==> inputs of build 82 <==
==> flow/design.v <==
module cordic_stage 	(input [15:0] x,
			input [15:0] y,
			input [15:0]z,
			input mode,
			input reset,
			input clock,
			input [2:0] stage,
			output reg [15:0] x_out,
			output reg [15:0] y_out,
			output reg [15:0] z_out,
			output reg mode_out,
			output [2:0] stage_out);
		reg [15:0] atan;
		always @*
		begin
			case (stage) 
				3'b000 : atan = 16'b0_0000000_11001001;
				3'b001 : atan = 16'b0_0000000_01110110;
				3'b010 : atan = 16'b0_0000000_00111110;
				3'b011 : atan = 16'b0_0000000_00011111;
				3'b100 : atan = 16'b0_0000000_00001111;
				3'b101 : atan = 16'b0_0000000_00000111;
				3'b110 : atan = 16'b0_0000000_00000011;
				3'b111 : atan = 16'b0_0000000_00000001;
			endcase
		end
		assign stage_out = stage + 1;
		always @(posedge clock or negedge reset)
		begin
			if (~reset)
			begin
				x_out <= 0;
				y_out <= 0;
				z_out <= 0;
				mode_out <= 0;
			end
			else
			begin
				mode_out <= mode;
				if (mode == 0)
				begin
					if (z[15] == 0)
					begin
						case (x[15]^y[15])
							1'b0 : x_out <= (x[14:0] > (y[14:0] >> stage) ) ? 
									{x[15], x[14:0] - (y[14:0] >> stage)} :
									{~x[15],(y[14:0] >> stage) - x[14:0]}; 
							1'b1 : x_out <= {x[15], x[14:0] + (y[14:0] >> stage)};
						endcase
						case (x[15]^y[15])
							1'b1 : y_out <= (y[14:0] > (x[14:0] >> stage) ) ? 
									{y[15], y[14:0] - (x[14:0] >> stage)} :
									{~y[15],(x[14:0] >> stage) - y[14:0]}; 
							1'b0 : y_out <= {y[15], y[14:0] + (x[14:0] >> stage)};
						endcase
						z_out <= (z[14:0] > atan[14:0]) ? z - atan : {~z[15],atan[14:0] - z[14:0]};
					end
					else
					begin
						case (x[15]^y[15])
							1'b1 : x_out <= (x[14:0] > (y[14:0] >> stage) ) ? 
									{x[15], x[14:0] - (y[14:0] >> stage)} :
									{~x[15],(y[14:0] >> stage) - x[14:0]};
							1'b0 : x_out <= {x[15], x[14:0] + (y[14:0] >> stage)};
						endcase
						case (x[15]^y[15])
							1'b0 : y_out <= (y[14:0] > (x[14:0] >> stage) ) ? 
									{y[15], y[14:0] - (x[14:0] >> stage)} :
									{~y[15],(x[14:0] >> stage) - y[14:0]};
							1'b1 : y_out <= {y[15], y[14:0] + (x[14:0] >> stage)};
						endcase
						z_out <= (z[14:0] > atan[14:0]) ? z - atan : {~z[15],atan[14:0] - z[14:0]};
					end
				end
				else
				begin
					if (y[15] == 1)
					begin
						case (x[15]^y[15])
							1'b0 : x_out <= (x[14:0] > (y[14:0] >> stage) ) ? 
									{x[15], x[14:0] - (y[14:0] >> stage)} :
									{~x[15],(y[14:0] >> stage) - x[14:0]};
							1'b1 : x_out <= {x[15], x[14:0] + (y[14:0] >> stage)};
						endcase
						case (x[15]^y[15])
							1'b1 : y_out <= (y[14:0] > (x[14:0] >> stage) ) ? 
									{y[15], y[14:0] - (x[14:0] >> stage)} :
									{~y[15],(x[14:0] >> stage) - y[14:0]}; 
							1'b0 : y_out <= {y[15], y[14:0] + (x[14:0] >> stage)};
						endcase
						case (z[15])
							1'b0 : z_out <= (z[14:0] > atan[14:0]) ? 
									{z[15], z[14:0] - atan[14:0]} :
									{~z[15],atan[14:0] - z[14:0]};
							1'b1 : z_out <= {z[15], z[14:0] + atan[14:0]};
						endcase
					end
					else
					begin
						case (x[15]^y[15])
							1'b1 : x_out <= (x[14:0] > (y[14:0] >> stage) ) ? 
									{x[15], x[14:0] - (y[14:0] >> stage)} :
									{~x[15],(y[14:0] >> stage) - x[14:0]};
							1'b0 : x_out <= {x[15], x[14:0] + (y[14:0] >> stage)};
						endcase
						case (x[15]^y[15])
							1'b0 : y_out <= (y[14:0] > (x[14:0] >> stage) ) ? 
									{y[15], y[14:0] - (x[14:0] >> stage)} :
									{~y[15],(x[14:0] >> stage) - y[14:0]};
							1'b1 : y_out <= {y[15], y[14:0] + (x[14:0] >> stage)};
						endcase
						case (z[15])
							1'b1 : z_out <= (z[14:0] > atan[14:0]) ? 
									{z[15], z[14:0] - atan[14:0]} :
									{~z[15],atan[14:0] - z[14:0]}; 
							1'b0 : z_out <= {z[15], z[14:0] + atan[14:0]};
						endcase
					end
				end
			end
		end
endmodule
module cordic 	(input op_mode,
		input [15:0] x_coordinate,
		input [15:0] y_coordinate,
		input [15:0] rotate_amount,
		input clock,
		input reset,
		output reg [15:0] x_or_phase_out,
		output reg [15:0] y_or_size_out
		);
		reg [15:0] x_in;
		reg [15:0] y_in;
		reg [15:0] z_in;
		reg mode_in;
		wire [15:0] connections_x [7:0];
		wire [15:0] connections_y [7:0];
		wire [15:0] connections_z [7:0];
		wire connections_mode [7:0];
		wire [2:0] connections_stage [7:0];
		wire [15:0] outx;
		wire [15:0] outy;
		wire [15:0] outz;
		wire [32:0] holderx;
		wire [14:0] divx;
		wire [14:0] divy;
		wire [32:0] holdery;
		assign outx = connections_x[7];
		assign outy = connections_y[7];
		assign outz = connections_z[7];
		assign holderx = outx[14:0];
		assign divx = (holderx << 8) / 15'b00000001_10100101;
		assign holdery = outy[14:0];
		assign divy = (holdery << 8) / 15'b00000001_10100101;
		always @(posedge clock or negedge reset)
		begin
			if (~reset)
			begin
				x_in <= 0;
				y_in <= 0;
				z_in <= 0;
				x_or_phase_out <= 0;
				y_or_size_out <= 0;
			end
			else
			begin
				mode_in <= op_mode;
				if (connections_mode[7] == 0)
				begin
					x_or_phase_out <= {outx[15], divx};
					y_or_size_out <= {outy[15], divy};
				end
				else
				begin
					y_or_size_out <= {outx[15], divx};
					x_or_phase_out <= outz;
				end
				if(op_mode == 0)
				begin
					if (rotate_amount[14:0] <= (15'b0000011_00100100 >> 1))
					begin
						z_in <= rotate_amount;
						x_in <= x_coordinate;
						y_in <= y_coordinate;
					end
					else
					begin
						if (rotate_amount[15] == 1)
						begin
							x_in <= y_coordinate;
							y_in <= {~x_coordinate[15],x_coordinate[14:0]};
							z_in <= {rotate_amount[15],rotate_amount[14:0] - (15'b0000011_00100100 >> 1)};
						end
						else
						begin
							y_in <= x_coordinate;
							x_in <= {~y_coordinate[15],y_coordinate[14:0]};
							z_in <= rotate_amount - (16'b0_0000011_00100100>>1);
						end
					end
				end
				else
				begin
					if (x_coordinate[15] == 0)
					begin
						z_in <= 0;
						x_in <= x_coordinate;
						y_in <= y_coordinate;
					end
					else
					begin
						if (y_coordinate[15] == 0)
						begin
							x_in <= y_coordinate;
							y_in <= {~x_coordinate[15],x_coordinate[14:0]};
							z_in <= (16'b0_0000011_00100100 >> 1);
						end
						else
						begin
							y_in <= x_coordinate;
							x_in <= {~y_coordinate[15],y_coordinate[14:0]};
							z_in <= 16'b1_0000001_10010010;  
						end
					end
				end
			end
		end
		wire [2:0] gnd;
		assign gnd = 0;
		cordic_stage s0 (x_in, y_in, z_in, mode_in, reset, clock, gnd,
				 connections_x[0], connections_y[0], connections_z[0], connections_mode[0], connections_stage[0]);
		genvar i;
		generate
			for (i = 1; i < 8; i = i + 1) begin : stages
				cordic_stage  s0 (connections_x[i - 1],
							connections_y[i - 1],
							connections_z[i - 1],
							connections_mode[i - 1],
							reset,
							clock,
							connections_stage[i - 1],
							connections_x[i], 
							connections_y[i],
							connections_z[i],
							connections_mode[i],
							connections_stage[i]);
			end
		endgenerate
endmodule
==> flow/run.sh <==
#!/bin/bash
# the make line also repeats each setting of config.mk as NAME=value (left out here)
make -C /OpenROAD-flow-scripts/flow DESIGN_CONFIG=/design/flow/config.mk WORK_HOME=/design/flow/orfs CLKGATE_MAP_FILE= finish
==> flow/config.mk <==
export PLATFORM = sky130hd
export DESIGN_NAME = cordic
export DESIGN_NICKNAME = cordic
export VERILOG_FILES = /design/flow/design.v
export SDC_FILE = /design/flow/constraint.sdc
export NUM_CORES = 4
export LEC_CHECK = 0
export ABC_AREA = 1
export CAP_MARGIN = 20
export CORE_ASPECT_RATIO = 1.39
export CORE_MARGIN = 2
export CORE_UTILIZATION = 72
export CTS_CLUSTER_DIAMETER = 333
export CTS_CLUSTER_SIZE = 95
export HOLD_SLACK_MARGIN = 0.29
export PLACE_DENSITY = 0.39
export SETUP_SLACK_MARGIN = 0.56
export SLEW_MARGIN = 20
==> flow/constraint.sdc <==
create_clock -name core_clock -period 7.62 [get_ports {clock}]
set_input_delay 1.5240 -clock core_clock [delete_from_list [all_inputs] [get_ports {clock}]]
set_output_delay 1.5240 -clock core_clock [all_outputs]
set_load 0.01 [all_outputs]
==> inputs of build 29, as changes to build 82 <==
CORE_ASPECT_RATIO = default   (was 1.39)
CORE_UTILIZATION = 65   (was 72)
CTS_CLUSTER_DIAMETER = 223   (was 333)
CTS_CLUSTER_SIZE = default   (was 95)
HOLD_SLACK_MARGIN = 0.3   (was 0.29)
PLACE_DENSITY = default   (was 0.39)
SETUP_SLACK_MARGIN = default   (was 0.56)
==> flow/constraint.sdc (replaced) <==
create_clock -name core_clock -period 10.4 [get_ports {clock}]
set_input_delay 2.0800 -clock core_clock [delete_from_list [all_inputs] [get_ports {clock}]]
set_output_delay 2.0800 -clock core_clock [all_outputs]
set_load 0.01 [all_outputs]
==> inputs of build 56, as changes to build 82 <==
CORE_ASPECT_RATIO = default   (was 1.39)
CORE_UTILIZATION = 71   (was 72)
CTS_CLUSTER_DIAMETER = 104   (was 333)
CTS_CLUSTER_SIZE = default   (was 95)
HOLD_SLACK_MARGIN = default   (was 0.29)
MAX_ROUTING_LAYER = met4   (was default)
PLACE_DENSITY = default   (was 0.39)
SETUP_SLACK_MARGIN = default   (was 0.56)
==> flow/constraint.sdc (replaced) <==
create_clock -name core_clock -period 13.0 [get_ports {clock}]
set_input_delay 2.6000 -clock core_clock [delete_from_list [all_inputs] [get_ports {clock}]]
set_output_delay 2.6000 -clock core_clock [all_outputs]
set_load 0.01 [all_outputs]
==> inputs of build 53, as changes to build 82 <==
CORE_ASPECT_RATIO = default   (was 1.39)
CORE_UTILIZATION = 40   (was 72)
CTS_CLUSTER_DIAMETER = default   (was 333)
CTS_CLUSTER_SIZE = default   (was 95)
HOLD_SLACK_MARGIN = default   (was 0.29)
PLACE_DENSITY = default   (was 0.39)
SETUP_SLACK_MARGIN = default   (was 0.56)
==> flow/constraint.sdc (replaced) <==
create_clock -name core_clock -period 13.8 [get_ports {clock}]
set_input_delay 2.7600 -clock core_clock [delete_from_list [all_inputs] [get_ports {clock}]]
set_output_delay 2.7600 -clock core_clock [all_outputs]
set_load 0.01 [all_outputs]
==> results_slide.txt <==
Physical Implementation Snapshot

Run status
  • Outcome: finished with violations
  • Layout violations: negative setup slack

Place
  • GPL Wtd Cong: 1.02
  • HPWL Detailed: 148 mm
  • Placed cells: 10.5k
  • Placed Area: 0.0659 mm^2
  • Pre-CTS setup slack: -798 ps

Floorplan
  • DIE HEIGHT: 303 um
  • Site Rows: 109
  • Area of the core: 0.0885 mm^2
  • Die area: 0.0919 mm^2

Global route
  • GR Util met3: 0.0570
  • Met2 GRT Util: 0.676
  • Grt ovf: 0

Final timing
  • PnR worst setup slack: -1340 ps
  • Final setup vio count: 6

Clock network
  • Post-CTS Setup Bufs: 43
  • Cts bufs inserted: 54
the above is filed under build 29

==> results_slide.txt <==
Flow Results at a Glance

Global route
  • Met2 GRT Util: 0.960
  • GR Util met3: 0.655

Place
  • Placed Area: 0.0659 mm^2
  • Placed cells: 10.4k

Run status
  • Outcome: stopped before the end
  • Log Error: [ERROR GRT-0232] Routing congestion too high. Check the congestion heatmap in the GUI.
  • Exit stage: 5_1_grt

Floorplan
  • DIE HEIGHT: 339 um
  • Area of the core: 0.0798 mm^2
  • Die area: 0.0831 mm^2
the above is filed under build 82

==> results_slide.txt <==
Physical Implementation Snapshot

Place
  • Pre-CTS setup slack: 618 ps
  • GPL Wtd Cong: 0.960
  • Placed cells: 10.5k
  • HPWL Detailed: 140 mm
  • Placed Area: 0.0605 mm^2

Final timing
  • PnR worst setup slack: 1310 ps
  • Final setup vio count: 0

Floorplan
  • Site Rows: 139
  • DIE HEIGHT: 385 um

Run status
  • Outcome: no timing/DRC/antenna violations

Clock network
  • Post-CTS Setup Bufs: 0

Job
  • Max-Cap Viols: 0

Global route
  • Met2 GRT Util: 0.382
  • GR Util met3: 0.0210

Cells and area
  • Area grow syn2layout: 8.32%
the above is filed under build 53

==> results_slide.txt <==
Physical Implementation Snapshot

Final timing
  • Final setup vio count: 0
  • PnR worst setup slack: 633 ps

Global route
  • GR Util met3: 0.0607

Floorplan
  • Die area: 0.0843 mm^2
  • Site Rows: 104
  • Area of the core: 0.0808 mm^2
  • DIE HEIGHT: 290 um

Clock network
  • Post-CTS Setup Bufs: 5

Place
  • Placed cells: 9643
  • Pre-CTS setup slack: -138 ps

Run status
  • Outcome: no timing/DRC/antenna violations
the above is filed under build 56

